**flow/design.v**
```verilog
`timescale 100fs/100fs
module serial
    (  
      input  clk  
    , input  reset  
    , input  enable  
    , input  can_send
    , input [7:0] data_in
    , input  in_stb
    , output wire [7:0] data_out
    , output wire  out_stb
    );
  wire [8:0] c_ds_app_arg;
  wire  c_ds_app_arg_0;
  reg [5:0] maybeToBoola_c_ds_app_arg;
  wire [7:0] c_ds_app_arg_1;
  wire [6:0] result_0;
  wire [7:0] a;
  wire [12:0] result_1;
  reg [6:0] result_2;
  wire [6:0] c_case_alt;
  reg [6:0] c_case_alt_0;
  wire [1:0] dir;
  wire [6:0] c_case_alt_1;
  wire [6:0] c_case_alt_2;
  wire [6:0] c_case_alt_3;
  wire [3:0] a1;
  reg [4:0] inp_n;
  wire signed [63:0] c_inp_n_app_arg;
  reg [5:0] c_app_arg;
  wire [5:0] c_case_alt_4;
  reg [5:0] c_case_alt_5;
  reg [5:0] c_case_alt_6;
  wire [0:0] ctr;
  wire [1:0] ctr_0;
  wire [2:0] ctr_1;
  reg [5:0] result_3;
  reg [5:0] c_case_alt_7;
  reg [5:0] c_case_alt_8;
  reg [5:0] c_case_alt_9;
  wire [20:0] c_case_scrut;
  wire signed [63:0] wild;
  wire signed [63:0] c_wild_app_arg;
  wire  c_ds_app_arg_2;
  reg [31:0] maybeToBoola_c_ds_app_arg_0;
  wire [5:0] c_ds_app_arg_3;
  wire [32:0] result_4;
  wire [5:0] a_0;
  wire signed [63:0] c_r_app_arg;
  wire [15:0] result_5;
  wire signed [63:0] c_ds1_app_arg;
  wire [16:0] r;
  wire [15:0] result_6;
  wire signed [63:0] c_r_app_arg_0;
  wire [15:0] result_7;
  reg [32:0] c_app_arg_0;
  wire [64:0] result_8;
  wire [15:0] x;
  wire [15:0] y;
  wire [3:0] n;
  wire [3:0] n_0;
  wire [3:0] n_1;
  reg [31:0] ds1;
  wire [16:0] r_0;
  wire [16:0] r_1;
  reg [36:0] maybeToBoola_c_ds_app_arg_1;
  wire [8:0] result_9;
  wire [45:0] c_case_alt_10;
  wire [8:0] c_app_arg_1;
  wire [8:0] c_case_alt_11;
  wire [7:0] result_10;
  wire signed [63:0] c_app_arg_2;
  wire signed [63:0] c_app_arg_3;
  wire [31:0] a_1;
  wire [3:0] c_app_arg_4;
  wire [4:0] z;
  wire [3:0] result_11;
  wire [3:0] digitIdx;
  wire [32:0] c_app_arg_5;
  wire [31:0] n_2;
  wire [32:0] number;
  reg [265:0] maybeToBoola_c_ds_app_arg_2;
  wire [8:0] result_12;
  wire signed [63:0] c_wild3_app_arg;
  wire [255:0] result_13;
  wire [255:0] c_app_arg_6;
  wire [4:0] c_app_arg_7;
  wire [4:0] c_app_arg_8;
  wire signed [63:0] c_wild3_app_arg_0;
  wire [7:0] result_14;
  wire [8:0] c_app_arg_9;
  wire [274:0] result_15;
  wire  canSend;
  wire [7:0] a_2;
  wire signed [63:0] wild3;
  wire signed [63:0] wild3_0;
  wire  doSend;
  wire [4:0] readPointer1;
  wire [4:0] writePointer1;
  wire [255:0] memory1;
  wire [7:0] a1_0;
  wire [9:0] eta;
  wire [7:0] c_bv;
  wire signed [63:0] result_selection_res;
  wire [0:0] c_case_alt_selection_9;
  wire [16:0] c_bv_0;
  wire [16:0] c_bv_1;
  wire [16:0] c_bv_2;
  wire [31:0] c_i_29;
  wire [31:0] c_i_31;
  wire [8:0] result;
  assign eta = {can_send,   data_in,   in_stb};
  assign c_ds_app_arg = eta[0:0] ? {1'b1,eta[8:1]} : {1'b0,8'bxxxxxxxx};
  assign c_ds_app_arg_0 = c_ds_app_arg[8:8] ? 1'b1 : 1'b0;
  always @(posedge clk or  posedge  reset) begin : maybeToBoola_c_ds_app_arg_register
    if ( reset) begin
      maybeToBoola_c_ds_app_arg <= {3'b000,1'd1,2'bxx};
    end else if (c_ds_app_arg_0) begin
      maybeToBoola_c_ds_app_arg <= result_1[12:7];
    end
  end
  assign c_ds_app_arg_1 = c_ds_app_arg[8:8] ? a : 8'b00000111;
  assign result_0 = result_1[6:0];
  assign a = c_ds_app_arg[7:0];
  assign result_1 = {c_app_arg,   result_2};
  always @(*) begin
    case(maybeToBoola_c_ds_app_arg[5:3])
      3'b100 : result_2 = c_case_alt_0;
      3'b101 : result_2 = c_case_alt;
      default : result_2 = {1'b0,6'bxxxxxx};
    endcase
  end
  assign c_case_alt = inp_n[4:4] ? {1'b1,{2'b11,4'bxxxx}} : {1'b0,6'bxxxxxx};
  always @(*) begin
    case(dir)
      2'b00 : c_case_alt_0 = c_case_alt_3;
      2'b01 : c_case_alt_0 = c_case_alt_2;
      default : c_case_alt_0 = c_case_alt_1;
    endcase
  end
  assign dir = maybeToBoola_c_ds_app_arg[2:1];
  assign c_case_alt_1 = inp_n[4:4] ? {1'b1,{2'b10,a1}} : {1'b0,6'bxxxxxx};
  assign c_case_alt_2 = inp_n[4:4] ? {1'b1,{2'b01,a1}} : {1'b0,6'bxxxxxx};
  assign c_case_alt_3 = inp_n[4:4] ? {1'b1,{2'b00,a1}} : {1'b0,6'bxxxxxx};
  assign a1 = inp_n[3:0];
  always @(*) begin
    case(c_ds_app_arg_1)
      8'b00000111 : inp_n = {1'b0,4'bxxxx};
      default : inp_n = {1'b1,$unsigned(c_inp_n_app_arg[0+:4])};
    endcase
  end
  assign c_bv = (c_ds_app_arg_1 & 8'b00001111);
  assign c_inp_n_app_arg = $unsigned({{(64-8) {1'b0}},c_bv});
  always @(*) begin
    case(maybeToBoola_c_ds_app_arg[5:3])
      3'b000 : c_app_arg = result_3;
      3'b001 : c_app_arg = c_case_alt_6;
      3'b010 : c_app_arg = c_case_alt_5;
      3'b011 : c_app_arg = c_case_alt_4;
      3'b100 : c_app_arg = {3'b000,1'd0,2'bxx};
      3'b101 : c_app_arg = {3'b110,3'bxxx};
      default : c_app_arg = {3'b110,3'bxxx};
    endcase
  end
  assign c_case_alt_4 = ctr ? {3'b011,ctr - 1'd1,2'bxx} : {3'b100,2'd1,1'bx};
  always @(*) begin
    case(ctr_0)
      2'd0 : c_case_alt_5 = {3'b100,2'd2,1'bx};
      default : c_case_alt_5 = {3'b010,ctr_0 - 2'd1,1'bx};
    endcase
  end
  always @(*) begin
    case(ctr_1)
      3'd0 : c_case_alt_6 = {3'b100,2'd0,1'bx};
      default : c_case_alt_6 = {3'b001,ctr_1 - 3'd1};
    endcase
  end
  assign ctr = maybeToBoola_c_ds_app_arg[2:2];
  assign ctr_0 = maybeToBoola_c_ds_app_arg[2:1];
  assign ctr_1 = maybeToBoola_c_ds_app_arg[2:0];
  assign result_selection_res = (($unsigned(wild)) <= 64'd1114111) ? 64'sd1 : 64'sd0;
  always @(*) begin
    case(result_selection_res)
      64'sd1 : result_3 = c_case_alt_7;
      default : result_3 = {6 {1'bx}};
    endcase
  end
  assign c_case_alt_selection_9 = maybeToBoola_c_ds_app_arg[2:2];
  always @(*) begin
    case(c_case_alt_selection_9)
      1'd0 : c_case_alt_7 = c_case_alt_9;
      1'd1 : c_case_alt_7 = c_case_alt_8;
      default : c_case_alt_7 = {6 {1'bx}};
    endcase
  end
  always @(*) begin
    case(c_case_scrut)
      21'd10 : c_case_alt_8 = {3'b101,3'bxxx};
      21'd100 : c_case_alt_8 = {3'b010,2'd3,1'bx};
      21'd102 : c_case_alt_8 = {3'b001,3'd6};
      21'd117 : c_case_alt_8 = {3'b011,1'd1,2'bxx};
      default : c_case_alt_8 = {6 {1'bx}};
    endcase
  end
  always @(*) begin
    case(c_case_scrut)
      21'd10 : c_case_alt_9 = {3'b000,1'd1,2'bxx};
      default : c_case_alt_9 = {6 {1'bx}};
    endcase
  end
  assign c_case_scrut = $unsigned(wild[0+:21]);
  assign wild = $signed(c_wild_app_arg);
  assign c_wild_app_arg = $unsigned({{(64-8) {1'b0}},c_ds_app_arg_1});
  assign c_ds_app_arg_2 = result_0[6:6] ? 1'b1 : 1'b0;
  always @(posedge clk or  posedge  reset) begin : maybeToBoola_c_ds_app_arg_0_register
    if ( reset) begin
      maybeToBoola_c_ds_app_arg_0 <= {16'd0,   16'd0};
    end else if (c_ds_app_arg_2) begin
      maybeToBoola_c_ds_app_arg_0 <= result_8[64:33];
    end
  end
  assign c_ds_app_arg_3 = result_0[6:6] ? a_0 : {2'b00,4'd0};
  assign result_4 = result_8[32:0];
  assign a_0 = result_0[5:0];
  assign c_r_app_arg = $unsigned({{(64-4) {1'b0}},n});
  assign c_bv_0 = (r_0);
  assign result_5 = (( c_bv_0[17-1] ) == 1'b0) ? (r_0[0+:16]) : 16'd65535;
  assign c_ds1_app_arg = $unsigned({{(64-4) {1'b0}},n_1});
  assign r =  y - ($unsigned(c_ds1_app_arg[0+:16]));
  assign c_bv_1 = (r);
  assign result_6 = (( c_bv_1[17-1] ) == 1'b0) ? (r[0+:16]) : (16'd0);
  assign c_r_app_arg_0 = $unsigned({{(64-4) {1'b0}},n_0});
  assign c_bv_2 = (r_1);
  assign result_7 = (( c_bv_2[17-1] ) == 1'b0) ? (r_1[0+:16]) : 16'd65535;
  always @(*) begin
    case(c_ds_app_arg_3[5:4])
      2'b11 : c_app_arg_0 = {1'b1,({{(32-16) {1'b0}},x}) * ({{(32-16) {1'b0}},y})};
      default : c_app_arg_0 = {1'b0,32'bxxxxxxxxxxxxxxxxxxxxxxxxxxxxxxxx};
    endcase
  end
  assign result_8 = {{ds1[31:16],   ds1[15:0]},
                     c_app_arg_0};
  assign x = maybeToBoola_c_ds_app_arg_0[31:16];
  assign y = maybeToBoola_c_ds_app_arg_0[15:0];
  assign n = c_ds_app_arg_3[3:0];
  assign n_0 = c_ds_app_arg_3[3:0];
  assign n_1 = c_ds_app_arg_3[3:0];
  always @(*) begin
    case(c_ds_app_arg_3[5:4])
      2'b00 : ds1 = {result_5,   y};
      2'b01 : ds1 = {x,   result_6};
      2'b10 : ds1 = {x,   result_7};
      default : ds1 = maybeToBoola_c_ds_app_arg_0;
    endcase
  end
  assign r_0 = x + ($unsigned(c_r_app_arg[0+:16]));
  assign r_1 = y + ($unsigned(c_r_app_arg_0[0+:16]));
  always @(posedge clk or  posedge  reset) begin : maybeToBoola_c_ds_app_arg_1_register
    if ( reset) begin
      maybeToBoola_c_ds_app_arg_1 <= {{1'b0,32'bxxxxxxxxxxxxxxxxxxxxxxxxxxxxxxxx},   4'd0};
    end else if (enable) begin
      maybeToBoola_c_ds_app_arg_1 <= c_case_alt_10[45:9];
    end
  end
  assign result_9 = c_case_alt_10[8:0];
  assign c_case_alt_10 = {{c_app_arg_5,
                           c_app_arg_4},   c_app_arg_1};
  assign c_app_arg_1 = (digitIdx < 4'd8) ? c_case_alt_11 : {1'b0,8'bxxxxxxxx};
  assign c_case_alt_11 = number[32:32] ? {1'b1,result_10} : {1'b0,8'bxxxxxxxx};
  assign result_10 = (a_1 <= 32'd9) ? ($unsigned(c_app_arg_2[0+:8])) : ($unsigned(c_app_arg_3[0+:8]));
  assign c_i_29 = (32'd48 | a_1);
  assign c_app_arg_2 = $unsigned({{(64-32) {1'b0}},c_i_29});
  assign c_i_31 = (a_1 + 32'd87);
  assign c_app_arg_3 = $unsigned({{(64-32) {1'b0}},c_i_31});
  assign a_1 = n_2 >> (64'sd28);
  assign c_app_arg_4 = number[32:32] ? result_11 : 4'd0;
  assign z = digitIdx + 4'd1;
  assign result_11 = (z > 5'd8) ? 4'd8 : (z[0+:4]);
  assign digitIdx = maybeToBoola_c_ds_app_arg_1[3:0];
  assign c_app_arg_5 = number[32:32] ? {1'b1,n_2 << (64'sd4)} : result_4;
  assign n_2 = number[31:0];
  assign number = maybeToBoola_c_ds_app_arg_1[36:4];
  always @(posedge clk or  posedge  reset) begin : maybeToBoola_c_ds_app_arg_2_register
    if ( reset) begin
      maybeToBoola_c_ds_app_arg_2 <= {{8'b00000001,   8'b00000001,   8'b00000001,   8'b00000001,   8'b00000001,
    8'b00000001,   8'b00000001,   8'b00000001,   8'b00000001,   8'b00000001,
    8'b00000001,   8'b00000001,   8'b00000001,   8'b00000001,   8'b00000001,
    8'b00000001,   8'b00000001,   8'b00000001,   8'b00000001,   8'b00000001,
    8'b00000001,   8'b00000001,   8'b00000001,   8'b00000001,   8'b00000001,
    8'b00000001,   8'b00000001,   8'b00000001,   8'b00000001,   8'b00000001,
    8'b00000001,   8'b00000001},   5'd0,   5'd0};
    end else if (enable) begin
      maybeToBoola_c_ds_app_arg_2 <= result_15[274:9];
    end
  end
  assign result_12 = result_15[8:0];
  assign c_wild3_app_arg = $unsigned({{(64-5) {1'b0}},writePointer1});
  genvar i;
  generate
  for (i=0;i<32;i=i+1) begin : vector_replace
    assign result_13[(31-i)*8+:8] = (wild3) == i ? a_2 : memory1[(31-i)*8+:8];
  end
  endgenerate
  assign c_app_arg_6 = result_9[8:8] ? result_13 : memory1;
  assign c_app_arg_7 = result_9[8:8] ? (writePointer1 + 5'd1) : writePointer1;
  assign c_app_arg_8 = doSend ? (readPointer1 + 5'd1) : readPointer1;
  assign c_wild3_app_arg_0 = $unsigned({{(64-5) {1'b0}},readPointer1});
  wire [7:0] vecArray [0:32-1];
  genvar i_0;
  generate
  for (i_0=0; i_0 < 32; i_0=i_0+1) begin : mk_array
    assign vecArray[(32-1)-i_0] = memory1[i_0*8+:8];
  end
  endgenerate
  assign result_14 = vecArray[(wild3_0)];
  assign c_app_arg_9 = doSend ? {1'b1,result_14} : {1'b0,8'bxxxxxxxx};
  assign result_15 = {{c_app_arg_6,
                       c_app_arg_7,   c_app_arg_8},   c_app_arg_9};
  assign canSend = eta[9:9];
  assign a_2 = result_9[7:0];
  assign wild3 = $signed(c_wild3_app_arg);
  assign wild3_0 = $signed(c_wild3_app_arg_0);
  assign doSend = canSend ? (writePointer1 > readPointer1) : 1'b0;
  assign readPointer1 = maybeToBoola_c_ds_app_arg_2[4:0];
  assign writePointer1 = maybeToBoola_c_ds_app_arg_2[9:5];
  assign memory1 = maybeToBoola_c_ds_app_arg_2[265:10];
  assign result = result_12[8:8] ? {a1_0,
                                    1'b1} : {{8 {1'bx}},   1'b0};
  assign a1_0 = result_12[7:0];
  assign data_out = result[8:1];
  assign out_stb = result[0:0];
endmodule
```
**flow/run.sh**
```bash
#!/bin/bash
# the make line also repeats each setting of config.mk as NAME=value (left out here)
make -C /OpenROAD-flow-scripts/flow DESIGN_CONFIG=/design/flow/config.mk WORK_HOME=/design/flow/orfs CLKGATE_MAP_FILE= finish
```
**flow/config.mk**
```make
export PLATFORM = sky130hd
export DESIGN_NAME = serial
export DESIGN_NICKNAME = serial
export VERILOG_FILES = /design/flow/design.v
export SDC_FILE = /design/flow/constraint.sdc
export NUM_CORES = 4
export LEC_CHECK = 0
export CAP_MARGIN = 20
export CELL_PAD_IN_SITES_GLOBAL_PLACEMENT = 0
export CORE_ASPECT_RATIO = 1.41
export CORE_MARGIN = 2
export CORE_UTILIZATION = 65
export GPL_ROUTABILITY_DRIVEN = 1
export GPL_TIMING_DRIVEN = 1
export MAX_ROUTING_LAYER = met4
export PLACE_DENSITY = 0.43
export SLEW_MARGIN = 20
export TNS_END_PERCENT = 85
```
**flow/constraint.sdc**
```tcl
create_clock -name core_clock -period 6.66 [get_ports {clk}]
set_input_delay 1.3320 -clock core_clock [delete_from_list [all_inputs] [get_ports {clk}]]
set_output_delay 1.3320 -clock core_clock [all_outputs]
set_load 0.01 [all_outputs]
```
==> git commit body, run 1 <==
Store results of the implementation flow

- Status: complete, no violations
- Post-Syn Nets: 3,049
* Classification of the worst setup path: reg2reg
- The critical path contains buffers and inverters numbering 5 combined.
- The detailed router placed ~20,000 vias in this run.
- Stage delay of the slowest cell on the critical path: 0.54 ns
- Area of the core: around 0.037 mm2
- Checking max transition, the worst relative margin is 30.8%.
- Looking at the reg2reg group, the worst path ends at maybeToBoola_c_ds_app_arg_1[26].
- The tool warning count for the run is around 52.
- Summed over all instances, the cell type with the most area after synthesis is sky130_fd_sc_hd__dfrtp_1.
* Reported net switching power: 0.00236 W
- Total cell area at the placement stage: 0.0247 mm2
- In the Yosys report, the sequential cells make up 32.2% of the chip area.
- Simple Share, Synth: 16.5%
* Start point of the worst hold path: maybeToBoola_c_ds_app_arg_2[178]
- Share of total power in sequential cells: around 36%
* Synth async-reset ratio: 100%
- Per the detail_route report, inserted antenna diodes total 0.
- According to the Yosys statistics, the synthesized design has a chip area of 0.0242 mm2.
* # H-tree levels: 1
* RSZ-0062 raised after global routing: false
* Filler cell count: 2,895
* Gr ovfl total: 0
- Entering global routing, the biggest net connects 150 pins.
* Number of cells traversed by the worst register-to-register path: 21
- According to the report, the first pass of detailed routing completed in 5 iterations.
- Routed signal wires occupy layers up through met4.
- Per the synth log, the flip-flop and latch total comes to slightly above 300.
- Counting instances, the worst hold path has a depth of 2.
- The last timing report of the flow puts the setup violation total at 0.
- Power Clock: around 0.0019 W
- The initial antenna violation count was 0.
- The tree built by TritonCTS fans out to 309 sinks.
- Post-DR wirelength/cell: ~22 um
- Global placer's final weighted congestion: 0.949
- Met1 layer wirelength in the final routing: 24.1 mm
* Power of the sequential group: 0.00216 W
* DR WL met2: 35.7 mm
- Count of flip-flops with a built-in enable after synthesis: 0
- The warning tally printed by Yosys for this design is 1.
- DRC marker count from the first detailed-route iteration: 1,508
- For the worst reg-to-reg path, the startpoint reported by OpenROAD is maybeToBoola_c_ds_app_arg_0[6].
- Most frequently used cell type in the post-synthesis netlist: sky130_fd_sc_hd__nand2_1
- Count of final hold-check violations: 0
* Setup tns final: 0 ns
- After layout, the setup clock skew is reported as 0.0170 ns.
- Layout net count: around 3,000
- Arrival time of data at the critical path endpoint: 6.89 ns
- In this run, the synthesized area fraction spent on AND-OR/OR-AND gates is recorded as between 10% and 20%.
- Maxcap violations: 0
- Series of cell instances along the critical path: buf_4 > and2_1 > fa_1 > inv_1 > fa_1 > fa_1 > fa_1 > inv_1 > fa_1 > inv_1 > fa_1 > inv_1 > ha_1 > a21oi_1 > o21ai_1 > a211o_1 > a21oi_1 > o221ai_2 > nor2b_1 > a2111oi_0 > a221o_1
- Input and output buffers added on the ports amount to 20.
- The post-CTS hold buffer count recorded in the log is 0.
- According to the I/O placement log, the pin count is 22.
- Count of mapped cells out of synthesis: 2,692
* Pin slew with the least headroom to its limit: ~1.0 ns
- The routed layout reports a DRC error count of 0.
- In this run the worst setup path begins at maybeToBoola_c_ds_app_arg_0[6].
* Number of routed nets with antenna violations: 0
* Cells in synth_stat.txt: approximately 2,700
- For reference, the placement row count at floorplan is 83.
- The layout stage reports a final design area of 0.0259 mm2.
- The via count of the first global-routing pass came to between 20,000 and 25,000.
- Clk slew on worst S/H paths: 0.07 ns
* List of most frequent post-synthesis cells: sky130_fd_sc_hd__nand2_1 (469), sky130_fd_sc_hd__o21ai_0 (292), sky130_fd_sc_hd__dfrtp_1 (276), sky130_fd_sc_hd__inv_1 (269), sky130_fd_sc_hd__fa_1 (197)
- Slowest cell on the critical path: sky130_fd_sc_hd__fa_1
* Width of the die: 166 um
* Most numerous cell on the critical path: sky130_fd_sc_hd__fa_1
* Mux frac, synth: 2.90%
- Power Internal: approximately 0.0036 W
- The main area contributors are sky130_fd_sc_hd__dfrtp_1 (29%), sky130_fd_sc_hd__fa_1 (16%), sky130_fd_sc_hd__ha_1 (7.6%).
- The critical path ends at maybeToBoola_c_ds_app_arg_1[26].
- Max Fanout on Critical Path: 13
* Avg Cell Area, Syn: 8.97 um2
- Dividing the detail-routed via count by the number of cells gives 6.35.
- Subtracting the final worst setup slack from the clock period gives between 6 and 7 ns.
- Power attributed to combinational cells: 0.00198 W
* Clock power frac: 31.0%
- STA classifies the critical path startpoint as a register.
- The required time at the worst endpoint is listed as 7.17 ns.
* Crit-path leading delay family: adder cells
* Buffer type at the clock tree root: sky130_fd_sc_hd__clkbuf_16
- Across all register-to-register paths, the minimum setup slack is around 0.29 ns.
- Derived from the worst setup path, the maximum achievable clock frequency is 0.157 GHz.
* Path type of the worst min-delay path: reg2reg
- Per the skew report, the later register of the worst-skew pair sees a clock latency of 0.58 ns.
- Wire length on met3: ~4 mm
* Maximum clock insertion buffer count: 3
- In this run the VDD rail shows a maximum IR drop of 0.443 mV.
- In this run, the synthesized area fraction spent on adder and majority cells is recorded as 23.9%.
- Sw Share: 39.3%
- TritonCTS clock tree: built
* Fraction of power consumed by combinational cells: 33.0%
- Static leakage: 12.0 nW
- Distinct cell type count after synthesis: 76
- Starting density of the core: around two thirds
- Power density cells: 232 mW/mm2
- Die area: 0.0387 mm2
- Netlist area before placement: roughly 0.024 mm2
- All-layer global routing usage: 37.6%
- Counting the buffers created by CTS gives 31.
- Summed over its instances, the top area cell type makes up 28.6% of the synthesized netlist area.
- Overall power after layout: 0.00600 W
* Post-route clock period utilization: 95.7%
* XOR-XNOR Cells, Area Fraction: under 10%
- Biggest consumer: sequential cells
- The STA report counts the stages on the worst setup path as 21.
- Sum of routed wire length over all layers: 69.1 mm
- Most frequently used flop master after synthesis: sky130_fd_sc_hd__dfrtp_1
- Main combinational cell family by area after synthesis: adder cells
- The final max-slew violation count recorded for this run is 0.
- Signed area change from the synthesized netlist to the final layout: 7.06%
- Looking at the hold checks, the worst path lands on maybeToBoola_c_ds_app_arg_2[178].
* Global-route wire length before repair: 111 mm
- The die is 233 um tall.
* HPWL reported at the end of detailed placement: 51.5 mm
- CP endpoint kind: register
==> per-layer routing <==
metal  vias to the layer above  GRT usage, %
met2                       875          66.4
met1                      9736          40.5
li1                       8862             -
met4                         0          23.8
met5                         -             -
met3                       306          4.25
==> repair_timing <==
| action | in CTS | in global routing |
|---|---|---|
| endpoints found under the hold margin | 0 | 0 |
| setup buffers | 0 | 1 |
| setup endpoints to repair | 0 | 8 |
| resized | 0 | 4 |
==> layout make-up <==
cell class / instances / area, um2 / area share (%)
clock buffers: 45 / 918 / 3.55
repair buffers: 87 / 741 / 2.86
inverters: 270 / 1020 / 3.93
multi-input cells: 1926 / 14600 / 56.6
flip-flops and latches: 309 / 7780 / 30.1
clock inverters: 13 / 176 / 0.682
well taps: 467 / 584 / 2.26
==> through the flow <==
stage,utilization [%],setup slack (ns),cells,hold slack [ns]
after floorplan,-,0.476,2692,0.442
after global placement,67.7,0.363,3058,0.454
after detailed placement,67.7,0.225,3058,0.465
after CTS,70.7,0.213,3116,0.480
after global routing,70.7,0.0191,3117,0.499
final,70.7,0.285,3117,0.478
==> run 2: changes to the inputs <==
CAP_MARGIN = 15   (was 20)
CELL_PAD_IN_SITES_GLOBAL_PLACEMENT = default   (was 0)
CORE_ASPECT_RATIO = default   (was 1.41)
CORE_UTILIZATION = 66   (was 65)
GPL_ROUTABILITY_DRIVEN = default   (was 1)
GPL_TIMING_DRIVEN = default   (was 1)
MAX_ROUTING_LAYER = default   (was met4)
PLACE_DENSITY = default   (was 0.43)
TNS_END_PERCENT = default   (was 85)
clock period = 6.39 ns   (was 6.66 ns; I/O delays follow)
==> run 2 against run 1 <==
Effect of this change:
- utilization rose by 0.76 points
- critical endpoint unchanged
- sequential power up 2%
- synthesized cell count unchanged
- clock power rose by 6%
- fmax rose by 4.1%
- final area is 0.50% higher
- first-iteration DRC count is 12% higher
==> git commit body, run 2 <==
Store results of the implementation flow

- The run finished with no timing, DRC or antenna violations.
* Top cells by area in the synthesized netlist: sky130_fd_sc_hd__dfrtp_1 (29%), sky130_fd_sc_hd__fa_1 (16%), sky130_fd_sc_hd__ha_1 (7.6%)
* Count of mapped cells out of synthesis: 2,692 (unchanged)
- The worst setup path is launched from a register.
- Maximum clock insertion buffer count: 3 (unchanged)
* All-layer global routing usage: 36.8% (-0.80 points)
* Hold depth: 2 (unchanged)
* Minimum clock period after layout: 6.12 ns (-0.251 ns)
- Num CTS Buffers: 35 (+13%)
* Signed area change from the synthesized netlist to the final layout: 7.59%
- The detailed-route wire length per cell came to 21.7 um (-2.3%).
* CP endpoint kind: register
- Number of routed nets with antenna violations: 0 (unchanged)
- Flops & latches, synth: 309 (unchanged)
- Biggest consumer: sequential cells
- The number of antenna cells inserted came to 0 (unchanged).
- XOR-XNOR Cells, Area Fraction: 1.52% (unchanged)
- IO Port Bufs: 20 (unchanged)
- The count of library flops with an enable pin came to 0 (unchanged).
- The sequential cell area fraction in the yosys report is 32.2% (unchanged).
- Listed in order, past its start point the critical path passes buf_4 > nand2_1 > fa_1 > inv_1 > fa_1 > fa_1 > fa_1 > fa_1 > inv_1 > fa_1 > inv_1 > ha_1 > nand2_1 > or3_1 > o221ai_2 > a211oi_1 > a2111oi_1 > a221o_1.
* Filler cell count: 2,869 (-0.90%)
- The achievable clock frequency came to 0.163 GHz (+4.1%).
- Mux frac, synth: 2.90% (unchanged)
* Distinct cell type count after synthesis: 76 (unchanged)
- Width of the die: 195 um (+17%)
- The share of synthesized cell area in full adder, half adder and majority cells is 23.9% (unchanged).
* Post-Syn Nets: 3,049 (unchanged)
- Classification of the worst setup path: reg2reg
- Power Internal: 0.00382 W (+4.8%)
- The stage-log warning count was 53 (+1.9%).
* Synth async-reset ratio: 100% (unchanged)
- Main combinational cell family by area after synthesis: adder cells
* Most numerous cell on the critical path: sky130_fd_sc_hd__fa_1
- The worst slew margin relative to its limit was 28.7% (-2.1 points).
- Simple Share, Synth: 16.5% (unchanged)
* Cells in synth_stat.txt: 2,692 (unchanged)
- YS warnings: 1 (unchanged)
- The largest driver fanout on the critical path came to 9 (-4).
- The wire length reported by the detailed router is 68.1 mm (-1.5%).
- Final Non-Filler Cells: 3,141 (+0.77%)
* Crit-path leading delay family: adder cells
- The worst register-to-register path ends at maybeToBoola_c_ds_app_arg_1[26].
- Overall power after layout: 0.00628 W (+4.7%)
- The chip footprint was 0.0381 mm2 (-1.5%).
- The final net count is 3,003 (+0.70%).
* CP bufs+invs: 4 (-1)
* Worst IR Drop VDD: 0.219 mV (-51%)
- The total standard cell area after synthesis is 0.0242 mm2 (unchanged).
- TritonCTS clock tree: built
- Area leader share: 28.6% (unchanged)
- Number of cells traversed by the worst register-to-register path: 18 (-14%)
* Post-placement cell count: 3,074 (+0.52%)
* Clock latency of the later-clocked register in the worst-skew pair: 0.56 ns (-0.02 ns)
- Beginning of the critical path: maybeToBoola_c_ds_app_arg_0[8]
* Antenna violations before repair: 0 (unchanged)
- Clk slew on worst S/H paths: 0.06 ns (about the same)
- Number of sinks handled by clock tree synthesis: 309 (unchanged)
- The net switching power came to 0.00246 W (+4.5%).
- The number of maximum-capacitance violations came to 0 (unchanged).
* Power density cells: 242 mW/mm2 (+4.1%)
- The fraction of power consumed by sequential logic is 35.3% (-0.7 points).
- The worst setup skew after layout was 0.0217 ns (+0.00470 ns).
* Post-route DRC violation count: 0 (unchanged)
- The summed standard-cell area reported by yosys is 0.0242 mm2 (unchanged).
- The clock-net power is 0.00198 W (+6%).
* Hold buffer count at cts: 0 (unchanged)
* Global placer's final weighted congestion: 0.938 (-1.2%)
* Instance count on the critical path: 18 (-14%)
- Worst-case hold path end point: maybeToBoola_c_ds_app_arg_2[134]
* Area of all placed cells without fillers: 0.0260 mm2 (+0.50%)
- The post-synthesis average cell area came to 8.97 um2 (unchanged).
- DRC marker count from the first detailed-route iteration: 1,694 (+12%)
- Pin count of the biggest net entering global routing: 160 (+6.7%)
* Clock power frac: 31.6% (+0.6 points)
- The vias per cell is 6.25 (-1.6%).
* Start point of the worst hold path: maybeToBoola_c_ds_app_arg_2[134]
* Site row count: 70 (-16%)
* Worst r2r src: maybeToBoola_c_ds_app_arg_0[8]
- The power drawn by the sequential cells came to 0.00221 W (+2%).
- The aoi/oai-family share of the synthesized area was 15.7% (unchanged).
- The max-slew violation total from the final report was 0 (unchanged).
* Total iterations of the first detailed-routing run: 8 (+3)
- The HPWL after detailed placement is 50.0 mm (-2.9%).
* Number of primary I/O pins: 22 (unchanged)
* Area of the core: 0.0363 mm2 (-0.57%)
- Most frequently used flop master after synthesis: sky130_fd_sc_hd__dfrtp_1
- The floorplan utilization was 66.5% (+0.38 points).
- Gr ovfl total: 0 (unchanged)
- Count of final hold-check violations: 0 (unchanged)
- The total leakage power is 12.1 nW (+0.62%).
- The ratio of final minimum period to clock period is 95.8% (+0.12 points).
* Required time reported for the critical path endpoint: 6.86 ns (-0.31 ns)
- List of most frequent post-synthesis cells: sky130_fd_sc_hd__nand2_1 (469), sky130_fd_sc_hd__o21ai_0 (292), sky130_fd_sc_hd__dfrtp_1 (276), sky130_fd_sc_hd__inv_1 (269), sky130_fd_sc_hd__fa_1 (197)
- Setup repair after global routing could not meet its margin everywhere.
- The most common cell in the synthesized netlist is sky130_fd_sc_hd__nand2_1.
* Register-to-register setup slack: 0.27 ns (-0.02 ns)
- According to the hold report, the worst path is of the reg2reg type.
- The final setup violation count came to 0 (unchanged).
* Number of global-route vias before repair: 19,800 (-3.4%)
- Pin slew with the least headroom to its limit: 1.07 ns (+0.0303 ns)
- Die Y-Extent: 195 um (-16%)
- Total cell area at the placement stage: 0.0248 mm2 (+0.34%)
- Worst setup endpoint: maybeToBoola_c_ds_app_arg_1[26]
* Synth area leader: sky130_fd_sc_hd__dfrtp_1
* Arrival time of data at the critical path endpoint: 6.60 ns (-0.29 ns)
- Buffer type at the clock tree root: sky130_fd_sc_hd__clkbuf_16
- The first-pass GRT wire length is 109 mm (-2.3%).
- The critical path's largest stage delay is 0.60 ns (+0.06 ns).
- Fraction of power consumed by combinational cells: 33.2% (+0.2 points)
- The level count of the clock H-tree was 2 (+1).
- Slowest cell on the critical path: sky130_fd_sc_hd__fa_1
- The final worst hold slack was 0.475 ns (-0.00334 ns).
* Routed via count: 19,600 (-0.82%)
- Sw Share: 39.2% (-0.076 points)
- Power attributed to combinational cells: 0.00208 W (+5%)
run 2: metrics by stage:
| stage | setup TNS (ns) | utilization, % | worst slack [ns] |
|---|---|---|---|
| final | 0 | 71.5 | 0.266 |
| after global routing | -0.0222 | 71.5 | -0.0222 |
| after CTS | 0 | 71.4 | 0.0822 |
| after detailed placement | 0 | 68.3 | 0.0778 |
| after global placement | 0 | 68.3 | 0.185 |
| after floorplan | 0 | - | 0.206 |
run 2: layer usage:
metal	vias to the layer above	GRT usage (%)	part of all wire, %
met2	824	63.8	50
li1	8901	-	-
met1	9653	44.2	37
met3	239	4.11	6.0
met4	0	23.3	6.8
met5	-	0	0
run 2: final cells by class:
cell class | count | area [um2] | share of cell area [%]
Clock buffer | 57 | 1060 | 4.08
Clock inverter | 7 | 61.3 | 0.236
Inverter | 270 | 1020 | 3.91
Multi-Input combinational cell | 1926 | 14600 | 56.4
Sequential cell | 309 | 7770 | 29.9
Tap cell | 468 | 586 | 2.25
Timing Repair Buffer | 104 | 841 | 3.24
run 2: repair_timing:
| action | 4_1_cts | 5_1_grt |
|---|---|---|
| setup endpoints to repair | 0 | 15 |
| gates resized | 0 | 8 |
| setup buffers | 0 | 2 |
| hold endpoints to repair | 0 | 0 |
==> run 3: changes to the inputs <==
ABC_AREA = 1   (was default)
CAP_MARGIN = 20   (was 15)
CORE_UTILIZATION = 72   (was 66)
CTS_CLUSTER_DIAMETER = 396   (was default)
SETUP_SLACK_MARGIN = 0.78   (was default)
clock period = 5.99 ns   (was 6.39 ns; I/O delays follow)
==> run 3 against run 2 <==
Effect of this change:
- critical path depth increased by 4
- highest routed layer is now met5
- global-route usage increased by 6.5 points
- synthesized cell count increased by 32%
- clock skew increased by 0.0090 ns
- still clean on timing, DRC and antenna
- power increased by 15%
- hold slack improved by 0.0028 ns
- sequential share of layout area decreased by 3.4 points
==> git commit body, run 3 <==
Store results of the implementation flow

- Status: complete, no violations
* Average via count per standard cell: 6.17 (-1.2%)
* Capturing point of the worst reg2reg path: maybeToBoola_c_ds_app_arg_1[24]
- The number of port buffers is 20 (unchanged).
* Main combinational cell family by area after synthesis: simple AND/OR/NAND/NOR gates
- The number of rows created at floorplan came to 69 (-1.4%).
* Remaining max-slew budget at the tightest pin: 36.7% (+7.9 points)
- Signed area change from the synthesized netlist to the final layout: 14.0%
- Power attributed to combinational cells: 0.00190 W (-9%)
- Setup repair after global routing could not meet its margin everywhere.
- The final critical path time including I/O delays and setup was 5.68 ns (-0.444 ns).
* Power of the sequential group: 0.00297 W (+34%)
- The required time reported for the critical path endpoint was 6.46 ns (-0.40 ns).
* Max Fanout on Critical Path: 5 (-4)
- The critical path's slowest stage uses the library cell sky130_fd_sc_hd__fa_1.
- Clock tree synthesis selected as its root buffer the cell sky130_fd_sc_hd__clkbuf_16.
* OpenROAD warnings: 57 (+7.5%)
- The total congestion overflow is 0 (unchanged).
- Post-route DRC violation count: 0 (unchanged)
- The capture point of the critical path was reported as maybeToBoola_c_ds_app_arg_1[24].
* Area leader share: 26.7% (-1.9 points)
- The worst setup path is of the reg2reg kind.
- Power density cells: 245 mW/mm2 (+1.4%)
* Width of the die: 194 um (-0.82%)
- The final-layout fill cell count came to 2,124 (-26%).
- The count of buffer and inverter cells on the critical path was 6 (+2).
- Avg Cell Area, Syn: 7.29 um2 (-19%)
- CP endpoint kind: register
* Most numerous cell on the critical path: sky130_fd_sc_hd__fa_1
- The simple-gate portion of the synthesized area is 26.5% (+10 points).
- Beginning of the critical path: maybeToBoola_c_ds_app_arg_0[23]
- The buffer levels on the longest clock path was 3 (unchanged).
- Post-Syn Nets: 3,909 (+28%)
- Post-route clock period utilization: 94.8% (-1.0 points)
- Most frequently used flop master after synthesis: sky130_fd_sc_hd__dfrtp_1
- Count of flip-flops with a built-in enable after synthesis: 0 (unchanged)
- Global placer's final weighted congestion: 0.984 (+5.0%)
* Post-Synth Adder-Cell Area: 22.3% (-1.6 points)
- Number of global-route vias before repair: 24,700 (+25%)
- Distinct cell type count after synthesis: 46 (-39%)
- The clock-pin slew on the worst setup and hold paths was 0.07 ns (about the same).
- Series of cell instances along the critical path: buf_6 > buf_6 > nand2_4 > fa_1 > inv_1 > fa_1 > fa_1 > fa_2 > fa_1 > inv_2 > fa_1 > inv_2 > ha_4 > a21oi_4 > nor2_1 > nor2_1 > nand2_2 > inv_1 > nand2_2 > nand2_1 > nand2_1 > o21bai_1
- Worst-case hold path end point: maybeToBoola_c_ds_app_arg_2[160]
* Post-route setup slack: 0.310 ns (+0.0437 ns)
- Biggest consumer: sequential cells
* Die Y-Extent: 194 um (-0.82%)
- Static leakage: 15.6 nW (+29%)
- Pin count of the biggest net entering global routing: 121 (-24%)
- Yosys chip area: 0.0259 mm2 (+7.3%)
* Maxcap violations: 0 (unchanged)
- Total cell area at the placement stage: 0.0266 mm2 (+7.1%)
* Setup tns final: 0 ns (unchanged)
- The area of the core came to 0.0355 mm2 (-2.4%).
* Number of max-slew violations in the final report: 0 (unchanged)
- Count of mapped cells out of synthesis: 3,552 (+32%)
- Crit-path leading delay family: adder cells
- Hold depth: 2 (unchanged)
- Sequential cell area fraction in the yosys report: 30.0% (-2.2 points)
- Netlist area before placement: 0.0259 mm2 (+7.3%)
* Sum of routed wire length over all layers: 85.4 mm (+26%)
- Sw Share: 36.0% (-3.2 points)
* Comb area: 0.0159 mm2 (+8.7%)
- Power Internal: 0.00463 W (+21%)
- Arrival time of data at the critical path endpoint: 6.15 ns (-0.45 ns)
- Ao+oa area frac: 8.48% (-7.2 points)
- The final net count came to 3,974 (+32%).
- The total iterations of the first detailed-routing run was 8 (unchanged).
- The slew at the pin closest to its max-slew limit came to 0.948 ns (-0.120 ns).
- Number of sinks handled by clock tree synthesis: 309 (unchanged)
- The number of synthesized register bits came to 309 (unchanged).
- The proportion of synthesized area in mux cells was 0% (-2.9 points).
- Antenna violations before repair: 0 (unchanged)
- Post-DR wirelength/cell: 20.8 um (-3.9%)
- The number of antenna cells inserted was 0 (unchanged).
* Register-to-register setup slack: 0.31 ns (+0.04 ns)
- XOR-XNOR Cells, Area Fraction: 0.811% (-0.71 points)
- Path type of the worst min-delay path: reg2reg
- Hold buffer count at cts: 0 (unchanged)
* Sort of element at the start of the critical path: register
* Start point of the worst hold path: maybeToBoola_c_ds_app_arg_2[160]
- The number of top-level pins was 22 (unchanged).
* Cells in synth_stat.txt: 3,552 (+32%)
* Routed via count: 25,300 (+29%)
- The count of antenna-violating nets left after detailed routing is 0 (unchanged).
- The first-pass GRT wire length came to 128 mm (+18%).
- Worst r2r src: maybeToBoola_c_ds_app_arg_0[23]
- Maximum clock frequency: 0.176 GHz (+7.8%)
* Final tally of setup violations: 0 (unchanged)
- Storage element area: 0.00782 mm2 (+0.58%)
- The final instance area was 0.0295 mm2 (+14%).
* Power Clock: 0.00237 W (+20%)
- The main area contributors are sky130_fd_sc_hd__dfrtp_1 (27%), sky130_fd_sc_hd__nand2_1 (16%), sky130_fd_sc_hd__fa_1 (15%).
- The instance count on the critical path is 22 (+4).
- The worst reg-to-reg path cell count is 22 (+4).
- Synth async-reset ratio: 100% (unchanged)
- The level count of the clock H-tree came to 2 (unchanged).
- The highest ir drop seen on vdd is 0.406 mV (+85%).
* Num CTS Buffers: 35 (unchanged)
* Starting density of the core: 73.0% (+6.6 points)
- The critical path's largest stage delay was 0.78 ns (+0.18 ns).
- Share of total power in sequential cells: 41.0% (+5.7 points)
* All-layer global routing usage: 43.3% (+6.5 points)
- The worst setup skew after layout was 0.0306 ns (+0.00897 ns).
- The total count of hold-check failures in the final report was 0 (unchanged).
- Synth area leader: sky130_fd_sc_hd__dfrtp_1
* Reported net switching power: 0.00261 W (+6.0%)
- The clock latency of the later-clocked register in the worst-skew pair came to 0.57 ns (about the same).
* DRC marker count from the first detailed-route iteration: 3,423 (+100%)
- The share of power burned in combinational logic is 26.3% (-6.9 points).
- YS warnings: 1 (unchanged)
* TritonCTS clock tree: built
- Counting instances in the post-synthesis netlist gives the leading cell types as sky130_fd_sc_hd__nand2_1 (1,130), sky130_fd_sc_hd__inv_1 (636), sky130_fd_sc_hd__dfrtp_1 (276), sky130_fd_sc_hd__nor2_1 (276), sky130_fd_sc_hd__o21ai_0 (223).
- The HPWL after detailed placement came to 57.2 mm (+14%).
* Die area: 0.0375 mm2 (-1.6%)
- The clock network power share was 32.7% (+1.1 points).
- The post-place setup slack was 0.0411 ns (-0.0367 ns).
* Most frequently used cell type in the post-synthesis netlist: sky130_fd_sc_hd__nand2_1
[run 3: area by class of cell]
type                       count  area share, %
sequential                   309           26.5
clock buffer                  48           3.40
inverter                     649           8.29
timing repair buffer         170           5.21
clock inverter                16          0.792
tap                          461           1.95
multi-input combinational   2452           53.9
[run 3: metrics by stage]
| stage | hold WS, ns | utilization [%] | std cells | power [W] |
|---|---|---|---|---|
| after global routing | 0.488 | 83.3 | 4105 | 0.00752 |
| after detailed placement | 0.461 | 74.9 | 3949 | 0.00480 |
| final | 0.478 | 83.3 | 4105 | 0.00724 |
| after floorplan | 0.442 | - | 3552 | 0.00415 |
| after global placement | 0.455 | 74.9 | 3949 | 0.00468 |
| after CTS | 0.474 | 80.8 | 4066 | 0.00714 |
[run 3: what timing repair did]
action,CTS,global route
setup endpoints to repair,26,26
buffers inserted,53,38
endpoints found under the hold margin,0,0
resized,117,188
pin swaps,42,93
[run 3: layer usage]
| metal | share of wire, % | global-route usage (%) | vias to the layer above | wire length (um) |
|---|---|---|---|---|
| met3 | 12 | 8.47 | 574 | 10400 |
| met4 | 8.2 | 24.1 | 2 | 7010 |
| met2 | 45 | 68.5 | 1954 | 38500 |
| met5 | 0.057 | 1.02 | - | 49 |
| met1 | 34 | 56.4 | 11800 | 29500 |
| li1 | - | - | 10900 | - |
==> run 4: changes to the inputs <==
CTS_CLUSTER_DIAMETER = 343   (was 396)
CTS_CLUSTER_SIZE = 25   (was default)
PLACE_DENSITY_LB_ADDON = 0.14   (was default)
SETUP_SLACK_MARGIN = default   (was 0.78)
==> run 4 against run 3 <==
Effect of this change:
- hold slack worse by 0.0058 ns
- global-route usage is 1.8 points lower
- first-iteration DRC count is 18% lower
- largest power group unchanged
==> git commit body, run 4 <==
Store results of the implementation flow

* Status: complete, no violations
* Global placer's final weighted congestion: 0.990 (+0.57%)
* Register-to-register setup slack: 0.33 ns (+0.02 ns)
- The post-route DRC violation count came to 0 (unchanged).
- Start point of the worst hold path: maybeToBoola_c_ds_app_arg_1[15]
- Sort of element at the start of the critical path: register
- After synthesis, the cell types taking the most area are sky130_fd_sc_hd__dfrtp_1 (27%), sky130_fd_sc_hd__nand2_1 (16%), sky130_fd_sc_hd__fa_1 (15%).
- Static leakage: 14.7 nW (-6.3%)
* Power of the sequential group: 0.00298 W (about the same)
- Clk slew on worst S/H paths: 0.12 ns (+0.05 ns)
* Power Clock: 0.00127 W (-46%)
- The floorplan utilization is 73.0% (unchanged).
- The total iterations of the first detailed-routing run was 6 (-2).
* Maxcap violations: 0 (unchanged)
- Signed area change from the synthesized netlist to the final layout: 4.38%
- RSZ-0062 raised after global routing: false
- Hold depth: 2 (unchanged)
* Post-CTS setup buffer count: 0 (-100%)
* Sw Share: 38.9% (+2.9 points)
* OpenROAD warnings: 51 (-11%)
- Avg Cell Area, Syn: 7.29 um2 (unchanged)
- Stage delay of the slowest cell on the critical path: 0.65 ns (-0.13 ns)
- The chip footprint came to 0.0375 mm2 (unchanged).
* Ao+oa area frac: 8.48% (unchanged)
* Path type of the worst min-delay path: reg2reg
- The internal power was 0.00376 W (-19%).
* Overall power after layout: 0.00616 W (-15%)
* Clock power frac: 20.6% (-12 points)
- Remaining max-slew budget at the tightest pin: 33.4% (-3.2 points)
- Fraction of power consumed by combinational cells: 31.0% (+4.7 points)
* Most frequently used flop master after synthesis: sky130_fd_sc_hd__dfrtp_1
- The vias per cell came to 5.95 (-3.5%).
- The final setup violation count came to 0 (unchanged).
- Antenna violations before repair: 0 (unchanged)
* Worst r2r src: maybeToBoola_c_ds_app_arg_0[3]
- The ratio of final minimum period to clock period is 94.5% (-0.31 points).
- DRC marker count from the first detailed-route iteration: 2,809 (-18%)
- Site row count: 69 (unchanged)
- Sequential cell area fraction in the yosys report: 30.0% (unchanged)
* Pin count of the biggest net entering global routing: 179 (+48%)
- The number of cells produced by synthesis was 3,552 (unchanged).
- Buffer type at the clock tree root: sky130_fd_sc_hd__clkbuf_16
* Main combinational cell family by area after synthesis: simple AND/OR/NAND/NOR gates
- Maximum clock frequency: 0.177 GHz (+0.33%)
- Capturing point of the worst reg2reg path: maybeToBoola_c_ds_app_arg_1[18]
* Post-Syn Nets: 3,909 (unchanged)
- The power density over the cells is 228 mW/mm2 (-7.1%).
* HPWL reported at the end of detailed placement: 57.8 mm (+1.2%)
* Die Y-Extent: 194 um (unchanged)
- Number of routed nets with antenna violations: 0 (unchanged)
- Layout net count: 3,865 (-2.7%)
- The number of synthesized register bits came to 309 (unchanged).
* Yosys chip area: 0.0259 mm2 (unchanged)
* Routed via count: 23,700 (-6.5%)
* Worst IR Drop VDD: 0.334 mV (-18%)
- Cells in synth_stat.txt: 3,552 (unchanged)
- The instance count on the critical path was 17 (-23%).
- Arrival time of data at the critical path endpoint: 6.05 ns (-0.10 ns)
* Series of cell instances along the critical path: nand2_1 > fa_1 > fa_1 > fa_1 > inv_1 > fa_1 > fa_1 > inv_1 > fa_1 > inv_1 > ha_1 > nand2_1 > inv_1 > a21oi_1 > nand3_1 > o21ai_0 > nand3_1
- The slew at the pin closest to its max-slew limit came to 0.991 ns (+0.0427 ns).
- CP bufs+invs: 4 (-2)
* IO Port Bufs: 20 (unchanged)
- The instance count after placement with tap cells included came to 3,951 (+0.051%).
* Hold buffer count at cts: 0 (unchanged)
- The tally of non-filler cells in the final layout was 3,980 (-3.0%).
* Count of final hold-check violations: 0 (unchanged)
* Reported net switching power: 0.00240 W (-8.1%)
* Area of the core: 0.0355 mm2 (unchanged)
* Number of cells upsized or downsized after cts: 0 (-100%)
- Worst-case hold path end point: maybeToBoola_c_ds_app_arg_1[19]
- Setup tns final: 0 ns (unchanged)
- Power attributed to combinational cells: 0.00191 W (about the same)
- The synthesis stats list as the most numerous cell sky130_fd_sc_hd__nand2_1.
* Max Fanout on Critical Path: 10 (+5)
- Minimum clock period after layout: 5.66 ns (-0.0188 ns)
- The number of clock buffers inserted by TritonCTS came to 16 (-54%).
* List of most frequent post-synthesis cells: sky130_fd_sc_hd__nand2_1 (1,130), sky130_fd_sc_hd__inv_1 (636), sky130_fd_sc_hd__dfrtp_1 (276), sky130_fd_sc_hd__nor2_1 (276), sky130_fd_sc_hd__o21ai_0 (223)
* Required time reported for the critical path endpoint: 6.37 ns (-0.09 ns)
- The first-pass GRT wire length is 124 mm (-3.3%).
* Mux frac, synth: 0% (unchanged)
- The parity-gate share of the synthesized area counting xor and xnor cells is 0.811% (unchanged).
- Netlist area before placement: 0.0259 mm2 (unchanged)
- TritonCTS clock tree: built
- Gr ovfl total: 0 (unchanged)
* Crit-path leading delay family: adder cells
* Beginning of the critical path: maybeToBoola_c_ds_app_arg_0[3]
- Maximum clock insertion buffer count: 3 (unchanged)
* Area leader share: 26.7% (unchanged)
- By instance count, the cell type seen most on the critical path is sky130_fd_sc_hd__fa_1.
- The share of synthesized cell area in full adder, half adder and majority cells is 22.3% (unchanged).
- The largest individual stage delay along the critical path comes from the cell sky130_fd_sc_hd__dfrtp_1.
- Number of global-route vias before repair: 23,700 (-4.0%)
* # H-tree levels: 1 (-1)
* Sum of routed wire length over all layers: 75.8 mm (-11%)
* YS warnings: 1 (unchanged)
- The worst setup path is captured at a register.
* Clock latency of the later-clocked register in the worst-skew pair: 0.54 ns (-0.03 ns)
* Worst setup endpoint: maybeToBoola_c_ds_app_arg_1[18]
* Biggest consumer: sequential cells
- Number of max-slew violations in the final report: 0 (unchanged)
* Distinct cell type count after synthesis: 46 (unchanged)
* Post-DR wirelength/cell: 19.1 um (-8.5%)
- The number of top-level pins came to 22 (unchanged).
* Synth area leader: sky130_fd_sc_hd__dfrtp_1
- Synth async-reset ratio: 100% (unchanged)
* Classification of the worst setup path: reg2reg
- The count of library flops with an enable pin was 0 (unchanged).
* Minimum hold slack: 0.472 ns (-0.00582 ns)
- Width of the die: 194 um (unchanged)
* Simple Share, Synth: 26.5% (unchanged)
- All-layer global routing usage: 41.5% (-1.8 points)
- The final-layout fill cell count was 2,716 (+28%).
- Worst clock skew: 0.0383 ns (+0.00770 ns)
- Number of sinks handled by clock tree synthesis: 309 (unchanged)
- The fraction of power consumed by sequential logic came to 48.3% (+7.3 points).
* Number of cells traversed by the worst register-to-register path: 17 (-23%)
==> run 4: cell type report <==
type	instances	area, um2	area share [%]
multi-input combinational	2452	15100	55.8
clock buffer	27	463	1.71
sequential	309	7800	28.8
timing repair buffer	80	663	2.45
clock inverter	1	16.3	0.0601
antenna	1	2.50	0.00925
inverter	649	2440	9.02
tap	461	577	2.13
==> run 4: metrics by stage <==
stage | setup WS (ns) | cell area, um2 | utilization [%]
6_report | 0.329 | 27000 | 76.2
5_1_grt | 0.0150 | 27000 | 76.2
4_1_cts | 0.198 | 27000 | 76.1
3_5_place_dp | 0.266 | 26500 | 74.8
3_3_place_gp | 0.303 | 26500 | 74.8
2_1_floorplan | 0.435 | 25900 | -
==> run 4: layer usage <==
metal,vias up,share of wire (%),track usage (%)
li1,10700,-,-
met5,-,0.066,1.02
met4,2,3.6,13.3
met1,11200,39,58.3
met2,1534,44,63.0
met3,245,14,11.4
==> run 5: changes to the inputs <==
ABC_AREA = default   (was 1)
CELL_PAD_IN_SITES_DETAIL_PLACEMENT = 1   (was default)
CELL_PAD_IN_SITES_GLOBAL_PLACEMENT = 2   (was default)
CORE_MARGIN = 10   (was 2)
CORE_UTILIZATION = 68   (was 72)
CTS_CLUSTER_DIAMETER = 178   (was 343)
CTS_CLUSTER_SIZE = default   (was 25)
MIN_ROUTING_LAYER = met1   (was default)
PLACE_DENSITY = 0.67   (was default)
PLACE_DENSITY_LB_ADDON = default   (was 0.14)
SLEW_MARGIN = 40   (was 20)
clock period = 8.29 ns   (was 5.99 ns; I/O delays follow)
==> run 5 against run 4 <==
Effect of this change:
- the flow now stops in 3_1_place_gp_skip_io
- die area grew 16%
- synthesized cell count shrank 24%
- synthesized area shrank 6.8%
==> git commit body, run 5 <==
Record implementation results from latest flow run

- XOR-XNOR Cells, Area Fraction: 1.52% (+0.71 points)
- The flow did not finish.
* Ao+oa area frac: 15.7% (+7.2 points)
* Yosys chip area: 0.0242 mm2 (-6.8%)
- The simple-gate portion of the synthesized area came to 16.5% (-10 points).
* Count of flip-flops with a built-in enable after synthesis: 0 (unchanged)
- The number of distinct library cells after synthesis came to 76 (+65%).
- Starting density of the core: 69.4% (-3.6 points)
- Flops & latches, synth: 309 (unchanged)
* Synth async-reset ratio: 100% (unchanged)
* Top cells by area in the synthesized netlist: sky130_fd_sc_hd__dfrtp_1 (29%), sky130_fd_sc_hd__fa_1 (16%), sky130_fd_sc_hd__ha_1 (7.6%)
- For reference, the top logic cell family by area is adder cells.
- Site row count: 68 (-1.4%)
* Avg Cell Area, Syn: 8.97 um2 (+23%)
* Die area: 0.0435 mm2 (+16%)
* Stage where the flow stopped: 3_1_place_gp_skip_io
* YS warnings: 1 (unchanged)
* Mux frac, synth: 2.90% (+2.9 points)
* Cells in synth_stat.txt: 2,692 (-24%)
- The area of the core was 0.0348 mm2 (-1.9%).
- Most frequently used cell type in the post-synthesis netlist: sky130_fd_sc_hd__nand2_1
- The number of cells produced by synthesis is 2,692 (-24%).
- The number of nets produced by synthesis came to 3,049 (-22%).
- The total standard cell area after synthesis came to 0.0242 mm2 (-6.8%).
- The die span in x is 208 um (+7.6%).
* Most frequently used flop master after synthesis: sky130_fd_sc_hd__dfrtp_1
* Synth area leader: sky130_fd_sc_hd__dfrtp_1
- By count the netlist is led by sky130_fd_sc_hd__nand2_1 (469), sky130_fd_sc_hd__o21ai_0 (292), sky130_fd_sc_hd__dfrtp_1 (276), sky130_fd_sc_hd__inv_1 (269), sky130_fd_sc_hd__fa_1 (197).
- Area leader share: 28.6% (+1.9 points)
* Die Y-Extent: 208 um (+7.6%)
* Post-Synth Adder-Cell Area: 23.9% (+1.6 points)
- Sequential cell area fraction in the yosys report: 32.2% (+2.2 points)
- The tool reported: "[ERROR GPL-0301] Utilization 120.460 % exceeds 100%".
==> run 6: changes to the inputs <==
ABC_AREA = 1   (was default)
CELL_PAD_IN_SITES_DETAIL_PLACEMENT = default   (was 1)
CELL_PAD_IN_SITES_GLOBAL_PLACEMENT = default   (was 2)
CORE_MARGIN = 2   (was 10)
CORE_UTILIZATION = 72   (was 68)
CTS_CLUSTER_DIAMETER = 343   (was 178)
CTS_CLUSTER_SIZE = 25   (was default)
MIN_ROUTING_LAYER = default   (was met1)
PLACE_DENSITY = default   (was 0.67)
PLACE_DENSITY_LB_ADDON = 0.14   (was default)
SLEW_MARGIN = 20   (was 40)
clock period = 5.98 ns   (was 8.29 ns; I/O delays follow)
==> run 6 against run 5 <==
Effect of this change:
- the run now finishes clean
- die area shrank 14%
- synthesized area increased by 7.3%
- synthesized cell count rose by 32%
==> git commit body, run 6 <==
Store results of the implementation flow

- Status: complete, no violations
* Worst IR Drop VDD: 0.396 mV
- The pin closest to its max-slew limit shows a slew of 1.06 ns.
- Flops & latches, synth: 309 (unchanged)
- The clock network consumes a total of 0.00127 W.
- Post-Synth Adder-Cell Area: 22.3% (-1.6 points)
- Avg Cell Area, Syn: 7.29 um2 (-19%)
* Biggest consumer: sequential cells
- Beginning of the critical path: maybeToBoola_c_ds_app_arg_0[24]
- The chip footprint was 0.0375 mm2 (-14%).
* Overall power after layout: 0.00612 W
- Summing over every cut layer, the via total after detailed routing is about 24,000.
* # H-tree levels: 1
* Simple Share, Synth: 26.5% (+10 points)
- The capture point of the worst register-to-register path is recorded as maybeToBoola_c_ds_app_arg_1[18].
* Synth async-reset ratio: 100% (unchanged)
- Antenna violations before repair: 2
- Worst r2r src: maybeToBoola_c_ds_app_arg_0[24]
- The post-placement cell area is 0.0265 mm2.
* CP bufs+invs: 6
* Worst-case hold path end point: maybeToBoola_c_ds_app_arg_2[82]
- The final hold violation count recorded for this run is 0.
- Number of routed nets with antenna violations: 0
- Counting along the longest clock path gives a buffer depth of 3.
- Using the TritonRoute via totals, the vias-per-cell ratio works out to 5.94.
- The worst hold path was traced through 2 stages.
- Hold buffer count at cts: 0
- The count of library flops with an enable pin is 0 (unchanged).
- The worst path needs 5.67 ns of the cycle, external delays included.
- By startpoint and endpoint, the worst setup path is classified as reg2reg.
* Final tally of setup violations: 0
* All-layer global routing usage: 41.1%
* Number of global-route vias before repair: around 24,000
- Worst clock skew: around 0.046 ns
- Ao+oa area frac: 8.48% (-7.2 points)
- XOR-XNOR Cells, Area Fraction: 0.811% (-0.71 points)
- Sum of routed wire length over all layers: 75.6 mm
* Synth area leader: sky130_fd_sc_hd__dfrtp_1
- DRC marker count from the first detailed-route iteration: 2,677
- For this run, the post-layout net count is 3,865.
- The number of nets produced by synthesis came to 3,909 (+28%).
- Total iterations of the first detailed-routing run: 9
- Setup tns final: 0 ns
- Num CTS Buffers: 16
* Reported net switching power: 0.00237 W
- Sequential cell area fraction in the yosys report: 30.0% (-2.2 points)
* Power of the sequential group: 0.00296 W
- Maximum clock frequency: between 0.15 and 0.2 GHz
- Per the OpenROAD power report, leakage power amounts to 14.7 nW.
- The max-slew check reports its worst relative slack as 28.6%.
- Broken down by cell family, the worst path's largest delay share belongs to adder cells.
* TritonCTS clock tree: built
* Fraction of power consumed by combinational cells: 31.0%
- The script computed the net switching share of total power as between 30 and 40%.
- The report counts max-capacitance violations totalling 0.
- Gr ovfl total: 0
- The cell total in the yosys stat output is 3,552 (+32%).
* Max Fanout on Critical Path: 20
* Most frequently used cell type in the post-synthesis netlist: sky130_fd_sc_hd__nand2_1
- Summing over the stages, the warning tally comes to 50.
- The report lists the cells along the critical path as nand2_1 > inv_1 > fa_1 > inv_1 > fa_1 > fa_1 > inv_1 > fa_1 > fa_1 > inv_1 > fa_1 > inv_1 > ha_1 > nand2_1 > inv_1 > a21oi_1 > nand3_1 > o21ai_0 > nand3_1.
- Post-route DRC violation count: 0
- Per the detail_route report, inserted antenna diodes total 0.
- OpenROAD reports that the post-layout worst path occupies 94.8% of the period.
* Distinct cell type count after synthesis: 46 (-39%)
* Power Internal: 0.00376 W
- Global placer's final weighted congestion: 0.996
* Number of cells traversed by the worst register-to-register path: 19
- Area of the core: 0.0355 mm2 (+2.0%)
* Register-to-register setup slack: 0.31 ns
* Start point of the worst hold path: maybeToBoola_c_ds_app_arg_2[82]
- The placement report lists the number of port buffers as 20.
- Main combinational cell family by area after synthesis: simple AND/OR/NAND/NOR gates
* Top cells by area in the synthesized netlist: sky130_fd_sc_hd__dfrtp_1 (27%), sky130_fd_sc_hd__nand2_1 (16%), sky130_fd_sc_hd__fa_1 (15%)
- Area leader share: 26.7% (-1.9 points)
- Worst setup endpoint: maybeToBoola_c_ds_app_arg_1[18]
* RSZ-0062 raised after global routing: false
- The critical path's slowest stage uses the library cell sky130_fd_sc_hd__dfrtp_2.
- Power attributed to combinational cells: 0.00190 W
* Number of sinks handled by clock tree synthesis: 309
* Mux frac, synth: 0% (-2.9 points)
- Buffer type at the clock tree root: sky130_fd_sc_hd__clkbuf_16
* Die Y-Extent: 194 um (-7.1%)
* Number of max-slew violations in the final report: 0
- The total standard cell area after synthesis was 0.0259 mm2 (+7.3%).
- Global-route wire length before repair: 123 mm
* Starting density of the core: 73.0% (+3.6 points)
* Clock power frac: 20.7%
- Yosys chip area: 0.0259 mm2 (+7.3%)
- According to the timing report, the arrival time at the worst endpoint equals 6.06 ns.
* Clock latency of the later-clocked register in the worst-skew pair: roughly 0.55 ns
- The number of cells produced by synthesis was 3,552 (+32%).
- Required time reported for the critical path endpoint: roughly 6.4 ns
- The die span in x came to 194 um (-7.1%).
- For this run the detailed placement stage logged an HPWL of 57.8 mm.
- 22 I/O pins were placed.
- YS warnings: 1 (unchanged)
- Most frequently used flop master after synthesis: sky130_fd_sc_hd__dfrtp_1
* Path type of the worst min-delay path: reg2reg
- Share of total power in sequential cells: 48.3%
- Stage delay of the slowest cell on the critical path: 0.59 ns
- List of most frequent post-synthesis cells: sky130_fd_sc_hd__nand2_1 (1,130), sky130_fd_sc_hd__inv_1 (636), sky130_fd_sc_hd__dfrtp_1 (276), sky130_fd_sc_hd__nor2_1 (276), sky130_fd_sc_hd__o21ai_0 (223)
- Sort of element at the start of the critical path: register
* Clk slew on worst S/H paths: 0.12 ns
- Area of all placed cells without fillers: 0.0270 mm2
- CP endpoint kind: register
* Pin count of the biggest net entering global routing: 143
* Power density cells: 226 mW/mm2
- Instance count on the critical path: 19
- Post-DR wirelength/cell: 19.0 um
- The number of rows created at floorplan is 69 (+1.5%).
- Compared with the post-synthesis result, the final layout area differs by 4.35%.
run 6: through the flow:
stage	util (%)	hold WS (ns)	setup WS, ns	cells
3_5_place_dp	74.8	0.459	0.206	3951
4_1_cts	76.1	0.481	0.142	3977
5_1_grt	76.2	0.501	0.00974	3977
6_report	76.2	0.482	0.309	3977
3_3_place_gp	74.8	0.456	0.236	3951
2_1_floorplan	-	0.442	0.425	3552
run 6: cell type report:
class / count / area (um2)
well taps: 461 / 577
inverters: 649 / 2440
flip-flops and latches: 309 / 7800
clock inverters: 1 / 16.3
multi-input cells: 2452 / 15100
repair buffers: 80 / 663
fillers: 2613 / 8440
clock buffers: 25 / 455
run 6: repair_timing:
action                     CTS  global route
resized                      0            21
setup endpoints to repair    0            20
setup buffers                0             0
run 6: per-layer routing:
metal / vias to the layer above / routed length, um / track usage [%]
met2: 1488 / 33300 / 62.6
met3: 225 / 10200 / 10.6
met5: - / 13 / 0
met4: 2 / 2580 / 13.1
li1: 10700 / - / -
met1: 11200 / 29400 / 58.3
==> run 7: changes to the inputs <==
ABC_AREA = default   (was 1)
CORE_UTILIZATION = 40   (was 72)
CTS_CLUSTER_DIAMETER = default   (was 343)
CTS_CLUSTER_SIZE = default   (was 25)
PLACE_DENSITY_LB_ADDON = default   (was 0.14)
clock period = 6.48 ns   (was 5.98 ns; I/O delays follow)
==> run 7 against run 6 <==
Effect of this change:
- still clean on timing, DRC and antenna
- hold slack lost 0.0045 ns
- count of clock-buffer cells in the layout up 28
- via count fell by 19%
- register-to-register slack is essentially flat
- global-route usage decreased by 19 points
- synthesized area fell by 6.8%
- critical path depth is the same
- clock power is 76% higher
- first-iteration DRC count fell by 45%
- critical path type unchanged
- largest power group is now the clock network
==> git commit body, run 7 <==
Store results of the implementation flow

* Gr ovfl total: 0 (unchanged)
* Sort of element at the start of the critical path: register
- The flow ran to the end and the layout has no timing, DRC or antenna violations.
* Worst IR Drop VDD: 0.168 mV (-58%)
- Total iterations of the first detailed-routing run: 8 (-1)
- The number of maximum-capacitance violations came to 0 (unchanged).
* Post-DR wirelength/cell: 20.2 um (+6.3%)
* Width of the die: 250 um (+29%)
* Number of routed nets with antenna violations: 0 (unchanged)
- In the power breakdown, the biggest contributor is the clock network.
* Minimum clock period after layout: 6.16 ns (+0.493 ns)
- The final-layout fill cell count was 5,793 (+120%).
- Buffer type at the clock tree root: sky130_fd_sc_hd__clkbuf_16
- Overall power after layout: 0.00653 W (+6.6%)
* Share of total power in sequential cells: 34.2% (-14 points)
* Post-Synth Adder-Cell Area: 23.9% (+1.6 points)
- The share of flip-flops with an asynchronous set or reset after synthesis came to 100% (unchanged).
- The clock-net power is 0.00224 W (+76%).
* Most frequently used flop master after synthesis: sky130_fd_sc_hd__dfrtp_1
- The setup TNS is 0 ns (unchanged).
* DRC marker count from the first detailed-route iteration: 1,461 (-45%)
* YS warnings: 1 (unchanged)
- Synth area leader: sky130_fd_sc_hd__dfrtp_1
- The achievable clock frequency was 0.162 GHz (-8.0%).
- The met3 capacity usage during global routing was 3.00% (-7.6 points).
- Hold buffer count at cts: 0 (unchanged)
- Number of max-slew violations in the final report: 0 (unchanged)
- Classification of the worst setup path: reg2reg
* Cells in synth_stat.txt: 2,692 (-24%)
- Sw Share: 39.1% (+0.43 points)
- The final net count is 2,993 (-23%).
* Maximum clock insertion buffer count: 3 (unchanged)
- The met1 track utilization from global routing is 29.4% (-29 points).
* CP bufs+invs: 5 (-1)
- The area of the core was 0.0600 mm2 (+69%).
- Die Y-Extent: 250 um (+29%)
- Starting density of the core: 40.2% (-33 points)
- Fraction of met2 tracks used by global routing: 37.5% (-25 points)
* Simple Share, Synth: 16.5% (-10 points)
- CP endpoint kind: register
* Top cells by area in the synthesized netlist: sky130_fd_sc_hd__dfrtp_1 (29%), sky130_fd_sc_hd__fa_1 (16%), sky130_fd_sc_hd__ha_1 (7.6%)
- # H-tree levels: 2 (+1)
- Power density cells: 246 mW/mm2 (+8.8%)
- The sequential cell area fraction in the yosys report is 32.2% (+2.2 points).
* HPWL reported at the end of detailed placement: 50.7 mm (-12%)
- Crit-path leading delay family: adder cells
* OpenROAD warnings: 52 (+4.0%)
* Remaining max-slew budget at the tightest pin: 28.4% (-0.21 points)
* Power Internal: 0.00398 W (+5.9%)
* Post-route DRC violation count: 0 (unchanged)
- Looking at the global route congestion table, the highest-usage layer is met2.
- The wire length reported by the detailed router was 69.6 mm (-7.8%).
- The count of clock tree sinks is 309 (unchanged).
- The number of distinct library cells after synthesis is 76 (+65%).
- The timing report shows that the slowest cell on the worst path is sky130_fd_sc_hd__fa_1.
- Mux frac, synth: 2.90% (+2.9 points)
- RSZ-0062 raised after global routing: false
- Following the worst setup path forward leads to its endpoint at maybeToBoola_c_ds_app_arg_1[26].
- Relative to the synthesized area, the layout overhead comes to 9.68%.
* Number of inserted diodes: 0 (unchanged)
- The worst setup skew after layout is 0.0287 ns (-0.0178 ns).
- The arrival time reported for the critical path endpoint was 6.67 ns (+0.61 ns).
- The share of power burned in combinational logic is 31.6% (+0.6 points).
* Most frequently used cell type in the post-synthesis netlist: sky130_fd_sc_hd__nand2_1
- According to the timing report, the critical path is launched from maybeToBoola_c_ds_app_arg_0[4].
- The final worst hold slack was 0.478 ns (-0.00452 ns).
- Register-to-register setup slack: 0.32 ns (about the same)
- Pin slew with the least headroom to its limit: 1.07 ns (+0.00758 ns)
- The fraction of post-synthesis cell area in the top cell type by area came to 28.6% (+1.9 points).
- The summed standard-cell area reported by yosys is 0.0242 mm2 (-6.8%).
- The via count of the first global-routing pass was 19,500 (-17%).
[run 7: layout make-up]
type	count	area, um2	share of cell area (%)
multi-input cells	1926	14700	55.3
flip-flops and latches	309	7770	29.3
inverters	270	1020	3.84
clock buffers	53	1070	4.02
well taps	782	978	3.69
repair buffers	92	766	2.89
clock inverters	15	239	0.902
[run 7: timing repair]
item                       CTS  global route
buffers inserted             0             0
setup endpoints to repair    0            12
resized                      0             6
[run 7: metrics by stage]
stage | cell area, um2 | setup slack [ns] | utilization [%] | std cells
final | 26500 | 0.315 | 44.1 | 3447
after global routing | 26500 | 0.00133 | 44.1 | 3447
after CTS | 26500 | 0.128 | 44.1 | 3447
after detailed placement | 25200 | 0.129 | 41.9 | 3379
after global placement | 25200 | 0.261 | 41.9 | 3379
after floorplan | 24200 | 0.296 | - | 2692
[run 7: per-layer routing]
layer / part of all wire (%) / routed length, um
met1: 43 / 30000
met3: 5.4 / 3780
met5: 0 / 0
met4: 3.8 / 2650
met2: 48 / 33200
Power figures rest on the tool's default switching activity, not on a simulated workload.
